== indigo ==
## ArbTop
module ArbTop #(
    parameter   FIFO_DEPTH = 8,
    parameter   WIDTH = 64
)(
    input                       CLK,
    input                       ASynReset_N,
    input                       i_DataValid_A, i_DataValid_B, i_DataValid_C,
    input       [WIDTH-1:0]     i_DataIn_A,    i_DataIn_B,    i_DataIn_C,
    input                       i_DataGrant_D,
    output wire                 o_DataValid_D,
    output wire [WIDTH-1:0]     o_DataOut_D,
    output wire                 o_DataGrant_A, o_DataGrant_B, o_DataGrant_C
);
wire                SynReset_N;
wire  [2:0]         arb_req, arb_grant;
wire                PassA_DataVld, PassB_DataVld, PassC_DataVld;
wire  [WIDTH-1:0]   PassA_Data,    PassB_Data,    PassC_Data;
assign {o_DataGrant_C, o_DataGrant_B, o_DataGrant_A} = arb_grant;
assign o_DataValid_D = (PassA_DataVld || PassB_DataVld || PassC_DataVld);
assign o_DataOut_D = PassA_DataVld ? PassA_Data :
                     PassB_DataVld ? PassB_Data :
                     PassC_DataVld ? PassC_Data :
                     0;
RstGen u_RstGen(
    .clk        ( CLK           ),
    .asrst_n    ( ASynReset_N   ),
    .srst_n     ( SynReset_N    )
);
RoundRobinArbiter u_RoundRobinArbiter(
    .clk        ( CLK           ),
    .asrst      ( ~SynReset_N   ),
  ...
Settings: LEC_CHECK=0, CAP_MARGIN=25, CELL_PAD_IN_SITES_DETAIL_PLACEMENT=0, CORE_ASPECT_RATIO=1.22, CORE_MARGIN=4, CORE_UTILIZATION=33, CTS_CLUSTER_DIAMETER=316, GPL_ROUTABILITY_DRIVEN=1, GPL_TIMING_DRIVEN=0, SLEW_MARGIN=20; clock period 2.98 ns.
run.sh (not shown) runs the stock make flow with config.mk's settings and CLKGATE_MAP_FILE=.
Complete run, failing final checks: indigo, reason negative setup slack.
The following lists how lagoon was set up differently from indigo:
==> flow/config.mk <==
export PLATFORM = sky130hd
export DESIGN_NAME = ArbTop
export DESIGN_NICKNAME = ArbTop
export VERILOG_FILES = /design/flow/design.v
export SDC_FILE = /design/flow/constraint.sdc
export NUM_CORES = 4
export LEC_CHECK = 0
export CAP_MARGIN = 20
export CORE_MARGIN = 2
export CORE_UTILIZATION = 30
export SLEW_MARGIN = 20
==> flow/constraint.sdc <==
create_clock -name core_clock -period 8.97 [get_ports {CLK}]
set_input_delay 1.7940 -clock core_clock [delete_from_list [all_inputs] [get_ports {CLK}]]
set_output_delay 1.7940 -clock core_clock [all_outputs]
set_load 0.01 [all_outputs]
- The worst slack on hold paths reported for lagoon is smaller than that of indigo by 0.14 ns.
- Higher area of the core among lagoon and indigo: lagoon
- Multi-input combinational cell area in lagoon is about 12% below indigo.
- lagoon reports a lower proportion of power drawn by combinational gates than indigo does.
- lagoon: all stages complete, timing, DRC and antenna checks passed
- Finished, but not clean: indigo, with negative setup slack.
- Delta (lagoon minus indigo): portion of the clock cycle consumed by the worst path in the final layout decreased 36 points, global router's overall resource usage went down by 3.0 points, vertical die dimension went down by about 6%, relative contribution of the clock network to total power rose by 0.5 points.
- STATUS total power draw: lagoon wins against indigo
- Changes observed in lagoon relative to indigo: wire length of the first global-routing pass down 8.7%; routed wire length -16 mm.
#### Input delta (fjord over lagoon)
-- flow/config.mk --
<<< lagoon, line 7
export LEC_CHECK = 0
export CAP_MARGIN = 20
export CORE_MARGIN = 2
export CORE_UTILIZATION = 30
export SLEW_MARGIN = 20
>>> fjord, line 7
export LEC_CHECK = 0
export ABC_AREA = 1
export CAP_MARGIN = 20
export CORE_MARGIN = 2
export CORE_UTILIZATION = 63
export PLACE_DENSITY = 0.42
export SLEW_MARGIN = 20
==> flow/constraint.sdc <==
create_clock -name core_clock -period 3.09 [get_ports {CLK}]
set_input_delay 0.6180 -clock core_clock [delete_from_list [all_inputs] [get_ports {CLK}]]
set_output_delay 0.6180 -clock core_clock [all_outputs]
set_load 0.01 [all_outputs]
### Flow results
Relative to lagoon, the clock latency on the worst-skew pair of fjord is lower by 0.03 ns.
met3 usage in global routing in fjord is 3.7 points above lagoon.
In fjord the implementation ran to completion but is not tape-out ready, as the final checks report negative setup slack.
Changes observed in fjord relative to lagoon: proportion of power drawn by the clock network moved down, leakage power summed over all cells moved up, share of the core filled with cells moved up, number of standard-cell rows in the floorplan moved down, synthesis-to-layout area growth moved down.
Looking at launch point of the critical path, the i_DataValid_B result is from lagoon; the u_PassB.fifo_empty_reg one comes from fjord.
fjord ended up with o_DataOut_D[11] as its end point of the critical path; lagoon ended up with o_DataGrant_A.
The chip area line of the yosys report of fjord exceeds that of lagoon by about 1.9%.
> inputs changed (fjord -> yarrow)
-- flow/config.mk --
<<< fjord, line 7
export LEC_CHECK = 0
export ABC_AREA = 1
export CAP_MARGIN = 20
export CORE_MARGIN = 2
export CORE_UTILIZATION = 63
export PLACE_DENSITY = 0.42
export SLEW_MARGIN = 20
>>> yarrow, line 7
export LEC_CHECK = 0
export CAP_MARGIN = 20
export CORE_MARGIN = 2
export CORE_UTILIZATION = 40
export SLEW_MARGIN = 20
==> flow/constraint.sdc <==
create_clock -name core_clock -period 4.93 [get_ports {CLK}]
set_input_delay 0.9860 -clock core_clock [delete_from_list [all_inputs] [get_ports {CLK}]]
set_output_delay 0.9860 -clock core_clock [all_outputs]
set_load 0.01 [all_outputs]
==> results <==
- Portion of the layout cell area used by non-clock buffers is lower on yarrow
- Summary of yarrow over fjord: design area down about 1.6%; multi-input combinational cell area down 1.8%; total clock sinks flat.
- yarrow: full flow OK, the timing, design-rule and antenna checks passed
[inputs] ember vs yarrow
-- flow/config.mk --
<<< yarrow, line 9
export CORE_MARGIN = 2
export CORE_UTILIZATION = 40
export SLEW_MARGIN = 20
>>> ember, line 9
export CORE_MARGIN = 2
export CORE_UTILIZATION = 66
export SLEW_MARGIN = 20
==> flow/constraint.sdc <==
create_clock -name core_clock -period 2.74 [get_ports {CLK}]
set_input_delay 0.5480 -clock core_clock [delete_from_list [all_inputs] [get_ports {CLK}]]
set_output_delay 0.5480 -clock core_clock [all_outputs]
set_load 0.01 [all_outputs]
==> results <==
No crash in ember: every stage finished, but the layout fails its final checks due to negative setup slack. Compared to yarrow, the router laid down more metal wire for ember. Diff yarrow -> ember: worst setup slack shows a reduction of 0.61 ns, number of non-clock buffers shows an increase of about 60%, clock latency at the later pin of the worst-skew pair shows no meaningful change.

========
build 13:
Starting RTL as in the previous note.
==> flow/design.v (excerpt) <==
module ArbTop #(
    parameter   FIFO_DEPTH = 8,
    parameter   WIDTH = 64
)(
    input                       CLK,
    input                       ASynReset_N,
    input                       i_DataValid_A, i_DataValid_B, i_DataValid_C,
    input       [WIDTH-1:0]     i_DataIn_A,    i_DataIn_B,    i_DataIn_C,
    input                       i_DataGrant_D,
    output wire                 o_DataValid_D,
    output wire [WIDTH-1:0]     o_DataOut_D,
    output wire                 o_DataGrant_A, o_DataGrant_B, o_DataGrant_C
);
export LEC_CHECK = 0
export ABC_AREA = 0
export CAP_MARGIN = 20
export CELL_PAD_IN_SITES_DETAIL_PLACEMENT = 2
export CORE_MARGIN = 2
export CORE_UTILIZATION = 40
export MAX_ROUTING_LAYER = met4
export MIN_ROUTING_LAYER = met2
export SLEW_MARGIN = 20
create_clock -name core_clock -period 4.05 [get_ports {CLK}]
[build 13] flow finished | final checks: failed | reasons: negative setup slack
Setup changes, build 13 to build 38
- clearing MIN_ROUTING_LAYER, which used to be met2
- clearing ABC_AREA, which used to be 0
- clearing MAX_ROUTING_LAYER, which used to be met4
- swapping 40 for 68 in CORE_UTILIZATION
- clearing CELL_PAD_IN_SITES_DETAIL_PLACEMENT, which used to be 2
- swapping 4.05 for 3.15 in the clock period (ns, I/O delays scaled along)
[summary]
Summary of the comparison: worst hold slack is lower in build 38, relative to build 13.
Build 38 — wire length of the first global-routing pass 55000 µm lower, build 13 as reference
Share of power burned in registers on build 38 is up relative to build 13.
Diff build 13 -> build 38: count of inserted antenna diode cells shrank by 30; global routing usage on met1 grew by 50 points; utilization grew by 35 points; die size shrank by 41%.
Storage element area delta (build 38 -> build 13): insignificant
Build 38 had finished all stages when the layout checks came back failing, citing negative setup slack.
Input-level comparison between build 56 and build 38:
- an added SETUP_SLACK_MARGIN of 0.97
- a change of CORE_UTILIZATION from 68 to 70
- a change of the clock period (ns, I/O delays scaled along) from 3.15 to 3.35
Complete run, failing final checks: build 56, reason max-slew violations, negative setup slack. Taking build 38 as the reference point, the power density of the placed cells of build 56 falls by about 6.6%. Against build 38, power dissipated in combinational cells in build 56 rose by more than a quarter. Build 56 vs build 38: total power up in build 56. Summary of build 56 over build 38: routed metal-1 wire length increased by 16% relative to the old numbers, amount of wire on met3 after detailed routing increased by about 180% relative to the old numbers.
### build 56 -> build 11
- CAP_MARGIN now 40, was 20
- SETUP_SLACK_MARGIN now 0.67, was 0.97
- the clock period (ns, I/O delays scaled along) now 2.74, was 3.35
Findings:
- Going from build 56 to build 11, the global-route wire length before repair was found to have gone down by 2.0%.
- [build 11] flow finished | final checks: failed | reasons: negative setup slack
- Build 11 ended up with fewer standard cells than build 56.
- What build 56 reported for sequential power has to be multiplied by 1.2 to get the figure for build 11.

========
Starting RTL as in the previous note.
Settings: LEC_CHECK=0, CAP_MARGIN=20, CORE_MARGIN=3, CORE_UTILIZATION=69, CTS_CLUSTER_SIZE=36, PLACE_DENSITY=0.59, SETUP_SLACK_MARGIN=0.76, SLEW_MARGIN=15; clock period 2.91 ns.
The baseline reached the layout checks and failed them: negative setup slack.
==> next run, changes <==
CORE_MARGIN = 2   (was 3)
CORE_UTILIZATION = 40   (was 69)
CTS_CLUSTER_SIZE = not set   (was 36)
PLACE_DENSITY = not set   (was 0.59)
SETUP_SLACK_MARGIN = not set   (was 0.76)
SLEW_MARGIN = 20   (was 15)
clock period = 6.0 ns   (was 2.91 ns; I/O delays follow)
After rerunning: Now the flow went through all stages and came out clean. Total power goes down by 54%. Global-route usage fell by 19 points. Routed wire length decreases by 18%. Utilization drops by 43 points. Final area decreases by 7.6%. Cell count went up by 9.9%. Setup slack is better by 1300 ps. Worst hold slack improved by 3.4 ps. Synthesized cell count stays the same. Via count goes down by 17%. Sequential share of layout area is higher by 4.8 points.
==> next run, changes <==
SETUP_SLACK_MARGIN = -0.24   (was not set)
clock period = 4.93 ns   (was 6.0 ns; I/O delays follow)
Effect:
- wire length came out lower by 1.2%
- hold slack gets better by 88 ps
- register-to-register slack got worse by 690 ps
- synthesized cell count stays the same
- final cell count is about the same
- die area does not change
- count of clock-buffer cells in the layout drops by 10
- final area barely changes
- combinational power came out higher by about 25%
==> next run, changes <==
CORE_UTILIZATION = 67   (was 40)
SETUP_SLACK_MARGIN = not set   (was -0.24)
clock period = 2.74 ns   (was 4.93 ns; I/O delays follow)
Effect: With this change the flow finished but failed the layout checks on negative setup slack; synthesized cell count does not change; non-clock buffer count is higher by 256; routed wire length rises slightly; power rises by well over a third; sequential cell count stays the same; setup slack is worse by 870 ps; via count rose by roughly a tenth; die area goes down by well over a third.
==> next run, changes <==
CAP_MARGIN = 40   (was 20)
CORE_UTILIZATION = 72   (was 67)
CTS_CLUSTER_DIAMETER = 360   (was not set)
CTS_CLUSTER_SIZE = 18   (was not set)
HOLD_SLACK_MARGIN = 0.29   (was not set)
SETUP_SLACK_MARGIN = 0.21   (was not set)
The changed run reached the layout checks and failed them: negative setup slack.
Synthesized cell count is unchanged.
Count of clock-buffer cells in the layout shrinks by 43.
Non-clock buffer count falls by 15.
Via count increases by about 2.2%.
==> next run, changes <==
ABC_AREA = 1   (was not set)
CAP_MARGIN = 20   (was 40)
CTS_CLUSTER_DIAMETER = not set   (was 360)
CTS_CLUSTER_SIZE = not set   (was 18)
HOLD_SLACK_MARGIN = not set   (was 0.29)
SETUP_SLACK_MARGIN = not set   (was 0.21)
Result:
- The new run produced a layout that fails on negative setup slack
- core utilization stays flat
- sequential share of layout area came out lower by 1.2 points
- global-route usage came out higher by 4.5 points
- fmax came out higher by 0.69%
- hold slack gets worse by 150 ps
- area after synthesis came out higher by 1.9%
- cell area came out higher by 2.0%
- worst setup slack gets better by 20 ps
- total power came out higher by 14%

========
run 1:
Starting RTL as in the previous note.
make LEC_CHECK=0 CAP_MARGIN=20 CORE_MARGIN=2 CORE_UTILIZATION=72 CTS_CLUSTER_DIAMETER=364 CTS_CLUSTER_SIZE=15 HOLD_SLACK_MARGIN=0.29 PLACE_DENSITY_LB_ADDON=0.04 SETUP_SLACK_MARGIN=0.24 SLEW_MARGIN=40 finish   # period 1.72 ns
To summarise run 1: no stage aborted, but the layout did not pass its checks, failing on negative setup slack.
What run 2 does differently from run 1 at the input level:
- HOLD_SLACK_MARGIN removed (was 0.29)
- PLACE_DENSITY_LB_ADDON removed (was 0.04)
- SETUP_SLACK_MARGIN removed (was 0.24)
- CTS_CLUSTER_SIZE removed (was 15)
- CTS_CLUSTER_DIAMETER changed from 364 to 221
- SLEW_MARGIN changed from 40 to 20
- ABC_AREA newly set to 1
- the clock period (ns, I/O delays scaled along) changed from 1.72 to 2.74
Findings:
Final cell count delta for run 2 relative to run 1: about 22% higher. Instance count after placement with tap cells included | run 2 above run 1. Share of the core filled with cells on run 2 is down relative to run 1. As for a clean layout from run 2 and run 1, there is none. Run 1: complete, dirty (negative setup slack).
[inputs] run 3 vs run 2
- removing CTS_CLUSTER_DIAMETER (formerly 221)
- changing CORE_MARGIN from 2 to 3
- setting SETUP_SLACK_MARGIN to -0.12 for the first time
- changing SLEW_MARGIN from 20 to 15
- removing ABC_AREA (formerly 1)
- setting PLACE_DENSITY to 0.59 for the first time
- setting CTS_CLUSTER_SIZE to 36 for the first time
==> comparison <==
Run 3: complete, dirty (negative setup slack). Diff run 2 -> run 3: TritonCTS buffer count saw a decrease, routed wire length increased about 7%. Number of setup buffers added after CTS up 13% in run 3 wrt run 2.
[inputs] run 4 vs run 3
- PLACE_DENSITY_LB_ADDON newly set to 0.08
- PLACE_DENSITY removed (was 0.59)
- CORE_MARGIN changed from 3 to 2
- CTS_CLUSTER_DIAMETER newly set to 360
- HOLD_SLACK_MARGIN newly set to 0.29
- CAP_MARGIN changed from 20 to 40
- SETUP_SLACK_MARGIN changed from -0.12 to 0.02
- ABC_AREA newly set to 1
- SLEW_MARGIN changed from 15 to 20
- CTS_CLUSTER_SIZE changed from 36 to 18
[summary]
Run 4 ran in full, but the layout does not pass; the checks complain about negative setup slack. For the power, run 4 came in 5.1 mW lower than run 3 did. Run 4 does better than run 3 on worst-case register-to-register setup slack. Going from run 3 to run 4, register share of the cell area went up by 1.9 points; maximum frequency went up by 11%; weighted congestion at the end of routability-driven global placement went down by about 10%. In run 4, cell-internal power is lower than in run 3. Looking at top logic cell family in the synthesized netlist, the AND-OR/OR-AND gates result is from run 3; the simple AND/OR/NAND/NOR gates one comes from run 4. [compare] base=run 3 new=run 4: hold slack has increased; portion of total power attributed to the clock network went down by 8.8 points.

========
== run A ==
Starting RTL as in the previous note.
## ArbTop
module ArbTop #(
    parameter   FIFO_DEPTH = 8,
    parameter   WIDTH = 64
)(
    input                       CLK,
    input                       ASynReset_N,
    input                       i_DataValid_A, i_DataValid_B, i_DataValid_C,
    input       [WIDTH-1:0]     i_DataIn_A,    i_DataIn_B,    i_DataIn_C,
    input                       i_DataGrant_D,
    output wire                 o_DataValid_D,
    output wire [WIDTH-1:0]     o_DataOut_D,
    output wire                 o_DataGrant_A, o_DataGrant_B, o_DataGrant_C
);
clock: 6.0 ns
lec_check: 0
cap_margin: 20
core_margin: 5
core_utilization: 40
cts_cluster_size: 67
gpl_routability_driven: 0
slew_margin: 20
Modified inputs, run B compared to run A
Settings: GPL_ROUTABILITY_DRIVEN now 1, was 0; CAP_MARGIN now 40, was 20; SLEW_MARGIN now 25, was 20; SETUP_SLACK_MARGIN now 1.16, previously not set; CELL_PAD_IN_SITES_DETAIL_PLACEMENT now 1, previously not set; TNS_END_PERCENT now 10, previously not set; ABC_AREA now 1, previously not set; HOLD_SLACK_MARGIN now 0.07, previously not set; CELL_PAD_IN_SITES_GLOBAL_PLACEMENT now 2, previously not set.
==> results <==
Run A → run B: clock skew went up, switching power summed over all nets has increased.
Taking run A as the reference, in run B critical path depth did not really move, shortest clock period the worst path allows after layout dropped 0.20 ns, register-to-register slack now smaller.
Input-level comparison between run C and run B:
Settings: changing CAP_MARGIN from 40 to 20; removing HOLD_SLACK_MARGIN (formerly 0.07); removing CELL_PAD_IN_SITES_GLOBAL_PLACEMENT (formerly 2); changing SETUP_SLACK_MARGIN from 1.16 to 0.61.
Run B → run C: depth of the critical timing path with buffers and inverters included now smaller, power drawn by the sequential cells comparable, switching share of power comparable.
Each of the runs, namely run B and run C, reached the end of the flow and came out clean.
A critical path launch point of u_PassA.fifo_empty_reg is what run B shows, while u_PassB.fifo_empty_reg belongs to run C.
Power and IR drop assume default switching activity.
